== run 1 ==
// thresholding
module thresholding(
    input wire clk, reset, enable,
    input wire signed [11 : 0] sig,
    output reg signed [11 : 0] y,
    output reg done,
    output reg [11 : 0] id
    );
Size: roughly 1500 cells after synthesis, roughly 210 flip-flops, roughly 40 I/O pins, about 13000 um2 of cells after synthesis.
clock: 13.5 ns
lec_check: 0
cap_margin: 20
core_margin: 2
core_utilization: 66
setup_slack_margin: 1.65
slew_margin: 20
run.sh (not shown) runs the stock make flow with config.mk's settings and CLKGATE_MAP_FILE=.
Run 1 failed in 5_1_grt with GRT-0232.
Input-level comparison between run 2 and run 1:
-- flow/config.mk --
<<< run 1, line 9
>>> run 2, line 9
export CORE_ASPECT_RATIO = 1.43
<<< run 1, line 10
export CORE_UTILIZATION = 66
export SETUP_SLACK_MARGIN = 1.65
>>> run 2, line 11
export CORE_UTILIZATION = 55
export HOLD_SLACK_MARGIN = -0.04
export PLACE_DENSITY_LB_ADDON = 0.26
==> flow/constraint.sdc <==
create_clock -name core_clock -period 14.0 [get_ports {clk}]
set_input_delay 2.8000 -clock core_clock [delete_from_list [all_inputs] [get_ports {clk}]]
set_output_delay 2.8000 -clock core_clock [all_outputs]
set_load 0.01 [all_outputs]
## What came out
Run 2 | stages: all done | timing, DRC, antenna: all pass. Number of cells in the yosys synthesis report came out exactly the same in run 1 and run 2. Diff run 2..run 1 | proportion of synthesized chip area in sequential cells | unchanged. Die area sits higher in run 2 than in run 1.
#### Input delta (run 3 over run 2)
-- flow/config.mk --
<<< run 2, line 8
export CAP_MARGIN = 20
export CORE_ASPECT_RATIO = 1.43
>>> run 3, line 8
export CAP_MARGIN = 35
<<< run 2, line 11
export CORE_UTILIZATION = 55
export HOLD_SLACK_MARGIN = -0.04
export PLACE_DENSITY_LB_ADDON = 0.26
>>> run 3, line 10
export CORE_UTILIZATION = 62
export PLACE_DENSITY_LB_ADDON = 0.09
==> flow/constraint.sdc <==
create_clock -name core_clock -period 7.66 [get_ports {clk}]
set_input_delay 1.5320 -clock core_clock [delete_from_list [all_inputs] [get_ports {clk}]]
set_output_delay 1.5320 -clock core_clock [all_outputs]
set_load 0.01 [all_outputs]
==> comparison <==
Final checks on run 3, whose flow otherwise completed, came back failing, citing setup timing.
From run 2 to run 3 the numbers moved as follows: worst slack after detailed placement went down, via count grew by 14%, die span in x climbed 16 um.
First-pass GRT wire length | run 3 above run 2


Setup of rev 12:
Starting RTL as in the previous note.
// thresholding
module thresholding(
    input wire clk, reset, enable,
    input wire signed [11 : 0] sig,
    output reg signed [11 : 0] y,
    output reg done,
    output reg [11 : 0] id
    );
make LEC_CHECK=0 CAP_MARGIN=35 CORE_ASPECT_RATIO=1.11 CORE_MARGIN=2 CORE_UTILIZATION=70 CTS_CLUSTER_SIZE=34 HOLD_SLACK_MARGIN=0.27 MAX_ROUTING_LAYER=met4 MIN_ROUTING_LAYER=met1 PLACE_DENSITY_LB_ADDON=0.03 SLEW_MARGIN=35 finish   # period 12.9 ns
Stage in which a tool error killed rev 12: 5_1_grt.
> inputs changed (rev 12 -> rev 13)
- CTS_CLUSTER_SIZE: 34 -> 60
- TNS_END_PERCENT: unset -> 5
- HOLD_SLACK_MARGIN: 0.27 -> 0.3
- PLACE_DENSITY_LB_ADDON: 0.03 -> 0.2
- CORE_UTILIZATION: 70 -> 72
- ABC_AREA: unset -> 1
- CORE_ASPECT_RATIO: 1.11 -> unset
- the clock period (ns, I/O delays scaled along): 12.9 -> 12.1
Notes after the runs:
Status for rev 13 and rev 12: no clean run
Portion of netlist area occupied by mux cells, rev 13 and rev 12, higher one = rev 12.
Rev 12 -> rev 13: clock tree buffer depth delta 0, exact match
Compared with rev 12, rev 13 shows a share of the synthesized netlist area taken by xor and xnor gates that is 1.7 points lower.
Synthesized cell count (rev 13 vs. rev 12) increases by more than 10%


Starting RTL as in the previous note.
make LEC_CHECK=0 CAP_MARGIN=35 CORE_ASPECT_RATIO=1.11 CORE_MARGIN=2 CORE_UTILIZATION=72 CTS_CLUSTER_DIAMETER=389 CTS_CLUSTER_SIZE=34 HOLD_SLACK_MARGIN=0.27 MAX_ROUTING_LAYER=met5 MIN_ROUTING_LAYER=met1 PLACE_DENSITY_LB_ADDON=0.0 SLEW_MARGIN=35 finish   # period 12.6 ns
The baseline died in global routing (5_1_grt), error GRT-0116.
Edit:
CAP_MARGIN = 20   (was 35)
CORE_ASPECT_RATIO = default   (was 1.11)
CORE_UTILIZATION = 62   (was 72)
CTS_CLUSTER_DIAMETER = default   (was 389)
CTS_CLUSTER_SIZE = default   (was 34)
HOLD_SLACK_MARGIN = default   (was 0.27)
MAX_ROUTING_LAYER = default   (was met5)
MIN_ROUTING_LAYER = default   (was met1)
PLACE_DENSITY_LB_ADDON = default   (was 0.0)
SLEW_MARGIN = 20   (was 35)
clock period = 11.9 ns   (was 12.6 ns; I/O delays follow)
What happened: This time the run completed and failed the layout checks on setup timing; synthesized area is unchanged; synthesized cell count does not change; die area goes up by 16%.
Edit:
CORE_UTILIZATION = 70   (was 62)
SETUP_SLACK_MARGIN = 1.52   (was default)
clock period = 13.5 ns   (was 11.9 ns; I/O delays follow)
What happened: Now the flow aborted during global routing (5_1_grt) (GRT-0232); area after synthesis stays the same; die area decreases by 11%; synthesized cell count does not change.
Edit:
CORE_UTILIZATION = 63   (was 70)
SETUP_SLACK_MARGIN = default   (was 1.52)
clock period = 6.94 ns   (was 13.5 ns; I/O delays follow)
Result: The new run ran to the end with violations: setup timing. Die size rises by roughly a tenth. Synthesized area does not change. Synthesized cell count stays the same.


The RTL this note starts from:
==> flow/design.v <==
`timescale 1ns / 1ps
module thresholding(
    input wire clk, reset, enable,
    input wire signed [11 : 0] sig,
    output reg signed [11 : 0] y,
    output reg done,
    output reg [11 : 0] id
    );
parameter N = 2048, W = 13, threshold = 84, MEAN = 958;
localparam IDLE = 1'b0,
           WAIT = 2'b1,
           WORKING = 1'b1;
reg signed [11 : 0] d [0 : W - 1];  
reg signed [11 : 0] th;
reg signed [16 : 0] sum;
reg signed [11 : 0] curr_avg;
wire signed [11 : 0] din_curr_avg;
wire signed [16 : 0] din_sum;
reg state;
wire signed [11 : 0] mean;
wire signed [11 : 0] sig_diff;
assign din_curr_avg = din_sum/W;
assign mean = MEAN;
assign sig_diff = sig - mean;
assign din_sum = (sum + sig_diff - d[W - 1]);
integer i, j;
always @ (posedge clk)
begin
    if(reset) begin
        for(i = 0; i < W; i = i + 1) begin
            d[i] <= 12'b0;
        end
        sum <= 17'b0;
        curr_avg <= 12'b0;
        th <= threshold;
        state <= IDLE;
        done <= 1'b0;
        id <= 12'b0;
    end
    else begin
        case(state)
        IDLE: begin
            if(enable == 1'b1) begin
                state <= WORKING;
                id <= 12'b111111111111;
            end
            done <= 1'b0;
        end
        WORKING: begin
            sum <= din_sum;
            curr_avg <= din_curr_avg;
            for(j = 1; j < W; j = j + 1) begin
                d[j] <= d[j - 1];
            end
            d[0] <= sig_diff;
            if(sig_diff >= th + curr_avg) begin
                y <= sig_diff;
            end
            else begin
                y <= 12'b0;
            end
            done <= 1'b1;
            id = id + 1;
            if(id == 2047)
                state <= IDLE;
        end
        endcase
    end
end
endmodule
make LEC_CHECK=0 ABC_AREA=1 CAP_MARGIN=20 CORE_MARGIN=2 CORE_UTILIZATION=70 CTS_CLUSTER_SIZE=87 HOLD_SLACK_MARGIN=-0.09 PLACE_DENSITY_LB_ADDON=0.28 SETUP_SLACK_MARGIN=-0.32 SLEW_MARGIN=20 TNS_END_PERCENT=5 finish   # period 12.1 ns
The first run produced a layout that fails on setup timing.
==> next run, changes <==
- CAP_MARGIN: 20 -> 35
- CORE_UTILIZATION: 70 -> 72
- CTS_CLUSTER_SIZE: 87 -> 60
- HOLD_SLACK_MARGIN: -0.09 -> unset
- MAX_ROUTING_LAYER: unset -> met4
- MIN_ROUTING_LAYER: unset -> met1
- PLACE_DENSITY_LB_ADDON: 0.28 -> 0.2
- SETUP_SLACK_MARGIN: -0.32 -> unset
- SLEW_MARGIN: 20 -> 35
- TNS_END_PERCENT: 5 -> unset
- clock period: 12.1 -> 12.9 ns (I/O delays scaled with it)
Result: Now the flow finished with timing, DRC and antenna clean. Via count is lower by 16%. Synthesized area stays the same. Clock-buffer cell count went down by 6.
